Setup of run 1:
==> flow/design.v (excerpt) <==
module fir_filter(
    input               		clk,
    input               		n_rst,
    input  		signed	[7:0] 	din,    
    output reg 	signed 	[7:0] 	dout 
);
localparam signed B0 = -24;
localparam signed B1 = -21;
localparam signed B2 =   0;
localparam signed B3 =  37;
localparam signed B4 =  80;
localparam signed B5 = 114;
localparam signed B6 = 127;
reg signed [7:0] din_d;
reg signed [7:0] din_d1;
reg signed [7:0] din_d2;
reg signed [7:0] din_d3;
reg signed [7:0] din_d4;
reg signed [7:0] din_d5;
reg signed [7:0] din_d6;
reg signed [7:0] din_d7;
reg signed [7:0] din_d8;
reg signed [7:0] din_d9;
reg signed [7:0] din_d10;
reg signed [7:0] din_d11;
reg signed [7:0] din_d12;
wire signed [8:0] sum_w0;
wire signed [8:0] sum_w1;
wire signed [8:0] sum_w2;
wire signed [8:0] sum_w3;
wire signed [8:0] sum_w4;
wire signed [8:0] sum_w5;
wire signed [8:0] sum_w6;
wire signed [16:0] mul_0;
wire signed [16:0] mul_1;
wire signed [16:0] mul_2;
wire signed [16:0] mul_3;
wire signed [16:0] mul_4;
wire signed [16:0] mul_5;
  ...
make LEC_CHECK=0 ABC_AREA=1 CAP_MARGIN=20 CORE_MARGIN=2 CORE_UTILIZATION=72 CTS_CLUSTER_SIZE=74 PLACE_DENSITY_LB_ADDON=0.05 SETUP_SLACK_MARGIN=1.51 SLEW_MARGIN=20 finish   # period 5.14 ns
run.sh (not shown) runs the stock make flow with config.mk's settings and CLKGATE_MAP_FILE=.
Run 1 did not finish; a tool error ended it in global routing (5_1_grt).
What run 2 does differently from run 1 at the input level:
Settings: SETUP_SLACK_MARGIN changed from 1.51 to -0.19; PLACE_DENSITY_LB_ADDON removed (was 0.05); CORE_UTILIZATION changed from 72 to 57; ABC_AREA removed (was 1); CTS_CLUSTER_SIZE removed (was 74); the clock period (ns, I/O delays scaled along) changed from 5.14 to 3.18.
Notes after the runs:
Run 2 finished all stages; layout check result: FAIL, due to setup timing. Run 1 has a higher effective utilization at floorplan than run 2. Synthesized netlist net count shrinks by more than 10% when moving from run 1 to run 2. Per the comparison of run 2 with run 1, post-synthesis xor/xnor area fraction roughly the same; cell count after synthesis now smaller; vertical extent of the die moved up; cell count in the Yosys report now sits lower. Against run 1, die outline area in run 2 rose by more than 10%.
Inputs modified between run 2 and run 3:
Settings: CORE_UTILIZATION changed from 57 to 72; SETUP_SLACK_MARGIN changed from -0.19 to 0.79; PLACE_DENSITY_LB_ADDON newly set to 0.15; ABC_AREA newly set to 1; CTS_CLUSTER_SIZE newly set to 99; the clock period (ns, I/O delays scaled along) changed from 3.18 to 5.14.
### Flow results
Run 3: PASS, flow complete, no timing, DRC or antenna violations
Compared with run 2, in run 3 non-filler instance count after layout moved down.
Run 2 has a lower instance count of the mapped netlist than run 3.
Going from run 2 to run 3, global-route usage moved up, netlist area before placement went up 4.5%, number of tap instances went down.
For run 4, these inputs were changed with respect to run 3:
Settings: TNS_END_PERCENT: unset -> 10; SETUP_SLACK_MARGIN: 0.79 -> unset; PLACE_DENSITY: unset -> 0.39; CTS_CLUSTER_SIZE: 99 -> 98; PLACE_DENSITY_LB_ADDON: 0.15 -> unset; CTS_CLUSTER_DIAMETER: unset -> 337; the clock period (ns, I/O delays scaled along): 5.14 -> 3.0.
==> results <==
What ended run 4 was a tool error in global routing (5_1_grt); the run never finished. From run 3 to run 4, post-synthesis cell area did not move at all. Diff run 4 and run 3: detailed placement HPWL higher in run 4. Comparing run 3 with run 4, the number of buffers between clock root and the deepest sink came out essentially unchanged. Instance area at placement: run 4 and run 3 compared, lower one is run 3. Diff run 4..run 3 | synthesized cell count | unchanged. Mean cell area of the mapped netlist delta (run 4 -> run 3): insignificant. Going from run 3 to run 4, number of primary I/O pins essentially unchanged, instance count after placement with tap cells included saw an increase. On Yosys chip area, run 4 and run 3 are basically level. Post-cts repair resize count, run 4 and run 3: higher on run 4. The final reports for run 4 and run 3 show number of setup buffers added after CTS lower in the former.

== run A ==
fir_filter again, from the RTL that the note above started with.
==> flow/config.mk <==
export PLATFORM = sky130hd
export DESIGN_NAME = fir_filter
export DESIGN_NICKNAME = fir_filter
export VERILOG_FILES = /design/flow/design.v
export SDC_FILE = /design/flow/constraint.sdc
export NUM_CORES = 4
export LEC_CHECK = 0
export CAP_MARGIN = 20
export CORE_MARGIN = 2
export CORE_UTILIZATION = 50
export SETUP_SLACK_MARGIN = 0.88
export SLEW_MARGIN = 20
==> flow/constraint.sdc <==
create_clock -name core_clock -period 4.72 [get_ports {clk}]
set_input_delay 0.9440 -clock core_clock [delete_from_list [all_inputs] [get_ports {clk}]]
set_output_delay 0.9440 -clock core_clock [all_outputs]
set_load 0.01 [all_outputs]
From the logs: run A reached the end of the flow and failed the layout checks with negative setup slack.
--- input diff run A..run B ---
Settings: changing SETUP_SLACK_MARGIN from 0.88 to 1.13; setting CTS_CLUSTER_SIZE to 32 for the first time; setting PLACE_DENSITY to 0.8 for the first time; changing CORE_UTILIZATION from 50 to 72; setting ABC_AREA to 1 for the first time; changing the clock period (ns, I/O delays scaled along) from 4.72 to 4.64.
==> results <==
- Setup slack at placement up 0.0044 ns in run B wrt run A
- Taking run A as the reference point, the post-synth area from yosys stat of run B rises by 720 um2.
- Re yosys cell count: run B and run A aren't equal, and the lower value belongs to run A.
- Compared with run A, run B shows a higher total cell area at the placement stage.
- Post-synthesis share of cell area spent on and, or, nand and nor gates in run B is 4.9 points higher than in run A
- When the final numbers for run B and run A were put side by side, the total die size turned out to be smaller in run B.
- Run A has lower synthesized cell count than run B.
- Run A and run B ended up with roughly the same post-synthesis xor/xnor area fraction.
- Run B got as far as 5_1_grt, where a tool error ended the run.
- Post-detailed-placement half-perimeter wirelength grows by more than 10% when moving from run A to run B.
- Run B: average cell area after synthesis lower than run A
- Number of nets at floorplan went up by more than 10% going from run A to run B.
Relative to run B, the following input files were edited for run C:
Settings: removing CTS_CLUSTER_SIZE (formerly 32); removing PLACE_DENSITY (formerly 0.8); removing ABC_AREA (formerly 1); changing CORE_UTILIZATION from 72 to 40; removing SETUP_SLACK_MARGIN (formerly 1.13); changing the clock period (ns, I/O delays scaled along) from 4.64 to 5.55.
==> comparison <==
- Run C completed; timing, DRC and antenna clean
- Re synthesized chip area reported by yosys: run C and run B aren't equal, and the lower value belongs to run C.
- Summary of run C over run B: post-CTS repair timing setup buffer count down 95, number of instances resized during post-cts repair now smaller, post-detailed-placement half-perimeter wirelength decreased by about 18% relative to the old numbers.
- Compared with run B, run C shows mean instance size in the synthesized netlist that has gone up by more than 10%.
Modified inputs, run D compared to run C
Settings: putting CTS_CLUSTER_SIZE at 51 where nothing was set; swapping 40 for 70 in CORE_UTILIZATION; putting PLACE_DENSITY_LB_ADDON at 0.14 where nothing was set; putting SETUP_SLACK_MARGIN at 1.12 where nothing was set; putting ABC_AREA at 1 where nothing was set; swapping 5.55 for 3.9 in the clock period (ns, I/O delays scaled along).
Notes after the runs:
- Compared with run C, run D shows a lower die extent in y.
- Comparing run C and run D, the higher post-placement cell count was measured on run D.
- The area of the core reported for run D is smaller than that of run C by 41%.
- Higher number of nets at floorplan was reported by run D, not run C.
- Run D: it failed during 5_1_grt, and the tool reported DPL-0038.
- Measured against run C, the distinct cell type count of the synthesized netlist of run D comes out at 0.809 times the reference value.
- The run showing the greater area fraction in compound gates is run C.
- Run C → run D: area figure in the yosys stat output shows an increase of 4.5%, total die area decreased by 40% relative to the old numbers.
- For the fraction of the mapped netlist area in simple logic gates, run D came in 4.9 points higher than run C did.
- Side by side, pre-CTS setup slack turned out lower in run D than in run C.

fir_filter again, from the RTL that the note above started with.
make LEC_CHECK=0 ABC_AREA=1 CAP_MARGIN=35 CORE_MARGIN=2 CORE_UTILIZATION=72 CTS_CLUSTER_DIAMETER=25 CTS_CLUSTER_SIZE=13 PLACE_DENSITY_LB_ADDON=0.19 SETUP_SLACK_MARGIN=1.07 SLEW_MARGIN=20 finish   # period 4.73 ns
The first run never finished: it broke off in global routing (5_1_grt).
==> next run, changes <==
- CAP_MARGIN: 35 -> 20
- CTS_CLUSTER_DIAMETER: 25 -> 27
- CTS_CLUSTER_SIZE: 13 -> default
- PLACE_DENSITY: default -> 0.36
- PLACE_DENSITY_LB_ADDON: 0.19 -> default
- SETUP_SLACK_MARGIN: 1.07 -> 1.13
- clock period: 4.73 -> 4.64 ns (I/O delays scaled with it)
The new run stopped in clock tree synthesis (4_1_cts) on DPL-0033. Synthesized cell count is unchanged. Synthesized area stays the same. Die area does not change.

## P
fir_filter again, from the RTL that the note above started with.
## fir_filter
module fir_filter(
    input               		clk,
    input               		n_rst,
    input  		signed	[7:0] 	din,    
    output reg 	signed 	[7:0] 	dout 
);
make LEC_CHECK=0 ABC_AREA=1 CAP_MARGIN=20 CORE_MARGIN=2 CORE_UTILIZATION=72 PLACE_DENSITY_LB_ADDON=0.19 SETUP_SLACK_MARGIN=-0.11 SLEW_MARGIN=20 finish   # period 4.73 ns
To summarise P: no stage aborted, but the layout did not pass its checks, failing on setup timing.
diff inputs: P => Q
# P
export LEC_CHECK = 0
export ABC_AREA = 1
export CAP_MARGIN = 20
export CORE_MARGIN = 2
export CORE_UTILIZATION = 72
export PLACE_DENSITY_LB_ADDON = 0.19
export SETUP_SLACK_MARGIN = -0.11
export SLEW_MARGIN = 20
create_clock -name core_clock -period 4.73 [get_ports {clk}]
# Q
export LEC_CHECK = 0
export CAP_MARGIN = 20
export CORE_MARGIN = 2
export CORE_UTILIZATION = 48
export SLEW_MARGIN = 20
create_clock -name core_clock -period 5.55 [get_ports {clk}]
## What came out
Across P and Q, a clean result was obtained everywhere but in P. P: complete, dirty (setup timing). In Q the logic gate fraction of the total cell area turned out 1.7 points lower than in P. Cmp Q vs P: number of cells on the worst reg-to-reg path higher in Q. Sort P and Q by via count of the first global-routing pass, ascending, and Q comes first. Looking at Yosys chip area, Q sits 720 µm² below P. Compared with P, in Q number of standard cells in the layout, taps in and fillers out decreased by about 5.5% relative to the old numbers; number of cell instances after yosys synthesis dropped 15%; layout overhead on the synthesized area shrank by 0.41 points.
Setup changes, Q to R
# Q
export LEC_CHECK = 0
export CAP_MARGIN = 20
export CORE_MARGIN = 2
export CORE_UTILIZATION = 48
export SLEW_MARGIN = 20
create_clock -name core_clock -period 5.55 [get_ports {clk}]
# R
export LEC_CHECK = 0
export CAP_MARGIN = 20
export CORE_MARGIN = 2
export CORE_UTILIZATION = 65
export SLEW_MARGIN = 20
create_clock -name core_clock -period 3.08 [get_ports {clk}]
[summary]
- R did not finish: a tool error stopped it during global routing.
- Number of gates resized after cts for R: 211 up relative to Q
- Diff R..Q | gate count after technology mapping | negligible
- [compare] base=Q new=R: area of the core now smaller, placed cell count now larger, number of buffers created by CTS now smaller, final RePlAce weighted congestion now larger.
- In R relative to Q, full die area had gone down by more than a quarter.
- Height of the die (higher): Q
- Diff Q -> R | total cell area at the placement stage | increase of 17%
> inputs changed (R -> S)
# R
export LEC_CHECK = 0
export CAP_MARGIN = 20
export CORE_MARGIN = 2
export CORE_UTILIZATION = 65
export SLEW_MARGIN = 20
create_clock -name core_clock -period 3.08 [get_ports {clk}]
# S
export LEC_CHECK = 0
export CAP_MARGIN = 20
export CORE_MARGIN = 2
export CORE_UTILIZATION = 58
export SETUP_SLACK_MARGIN = 0.96
export SLEW_MARGIN = 20
create_clock -name core_clock -period 4.95 [get_ports {clk}]
## What came out
- The final layout from S, which completed every stage, passed the timing, design-rule and antenna checks at the end of the flow.
- In the reports for S and R, the larger die size belongs to S.
- Compared with R, S shows total setup buffers inserted after CTS lower by 21.
- Re post-synth tally of flip-flops with integrated enable: no difference whatsoever between R and S.
- Comparing R against S, there is no change at all in total of flip-flops plus latches after synthesis.
- HPWL reported at the end of detailed placement: S better than R
- Diff R -> S: floorplan core area picked up an extra 11%, chip area estimate from yosys synthesis neither gained nor lost much, overall die height picked up an extra 9.2 µm, width of the chip picked up an extra 9.2 µm.
Relative to S, the following input files were edited for T:
# S
export LEC_CHECK = 0
export CAP_MARGIN = 20
export CORE_MARGIN = 2
export CORE_UTILIZATION = 58
export SETUP_SLACK_MARGIN = 0.96
export SLEW_MARGIN = 20
create_clock -name core_clock -period 4.95 [get_ports {clk}]
# T
export LEC_CHECK = 0
export CAP_MARGIN = 20
export CORE_MARGIN = 2
export CORE_UTILIZATION = 40
export GPL_TIMING_DRIVEN = 0
export SLEW_MARGIN = 0
create_clock -name core_clock -period 6.0 [get_ports {clk}]
T -> S: number of distinct library cells after synthesis delta 0, exact match. Sort T and S by worst slack after detailed placement, ascending, and S comes first. Number of well-tap cells placed in T is 54% above S. Status: storage element area parity (T, S).

fir_filter again, from the RTL that the note above started with.
## fir_filter
module fir_filter(
    input               		clk,
    input               		n_rst,
    input  		signed	[7:0] 	din,    
    output reg 	signed 	[7:0] 	dout 
);
localparam signed B0 = -24;
localparam signed B1 = -21;
localparam signed B2 =   0;
localparam signed B3 =  37;
localparam signed B4 =  80;
localparam signed B5 = 114;
localparam signed B6 = 127;
reg signed [7:0] din_d;
reg signed [7:0] din_d1;
reg signed [7:0] din_d2;
reg signed [7:0] din_d3;
reg signed [7:0] din_d4;
reg signed [7:0] din_d5;
reg signed [7:0] din_d6;
reg signed [7:0] din_d7;
reg signed [7:0] din_d8;
reg signed [7:0] din_d9;
reg signed [7:0] din_d10;
reg signed [7:0] din_d11;
reg signed [7:0] din_d12;
wire signed [8:0] sum_w0;
wire signed [8:0] sum_w1;
wire signed [8:0] sum_w2;
wire signed [8:0] sum_w3;
wire signed [8:0] sum_w4;
wire signed [8:0] sum_w5;
wire signed [8:0] sum_w6;
wire signed [16:0] mul_0;
wire signed [16:0] mul_1;
wire signed [16:0] mul_2;
wire signed [16:0] mul_3;
wire signed [16:0] mul_4;
wire signed [16:0] mul_5;
wire signed [16:0] mul_6;
reg signed [16:0] mul_0d;
reg signed [16:0] mul_1d;
reg signed [16:0] mul_2d;
reg signed [16:0] mul_3d;
reg signed [16:0] mul_4d;
reg signed [16:0] mul_5d;
reg signed [16:0] mul_6d;
wire signed [17:0] sum_w00;
wire signed [17:0] sum_w01;
wire signed [17:0] sum_w02;
wire signed [17:0] sum_w03;
reg signed [17:0] sum_w00d;
reg signed [17:0] sum_w01d;
reg signed [17:0] sum_w02d;
reg signed [17:0] sum_w03d;
wire signed [18:0] sum_w000;
wire signed [18:0] sum_w001;
wire signed [19:0] sum_all;
wire signed [7:0] sum_finish;
always @(posedge clk or negedge n_rst) begin
	if (!n_rst) begin 
		din_d <= 8'h0;
	end
	else begin 
		din_d <= din;
	end
end
  ...
clock: 4.52 ns
lec_check: 0
abc_area: 1
cap_margin: 20
core_margin: 2
core_utilization: 70
place_density_lb_addon: 0.14
slew_margin: 20
The starting point finished but failed the layout checks on setup timing.
Rerun with:
- ABC_AREA: 1 -> default
- CORE_UTILIZATION: 70 -> 55
- PLACE_DENSITY_LB_ADDON: 0.14 -> default
- SETUP_SLACK_MARGIN: default -> 0.88
- TNS_END_PERCENT: default -> 5
- clock period: 4.52 -> 3.18 ns (I/O delays scaled with it)
Effect:
- The changed run finished with setup timing left
- clock-buffer cell count came out higher by 2
- routed wire length decreases by 9.6%
- core utilization came out lower by 9.3 points
- via count falls by 8.3%
Rerun with:
- CORE_UTILIZATION: 55 -> 72
- CTS_CLUSTER_SIZE: default -> 100
- PLACE_DENSITY_LB_ADDON: default -> 0.28
- SETUP_SLACK_MARGIN: 0.88 -> 0.9
- clock period: 3.18 -> 5.26 ns (I/O delays scaled with it)
=> Now the flow finished with timing, DRC and antenna clean. Via count hardly moves. Wire length increases by roughly a tenth. Register-to-register slack gets better by 1.7 ns. Sequential share of layout area increases by 4.7 points. Worst setup slack gets better by 1.7 ns.
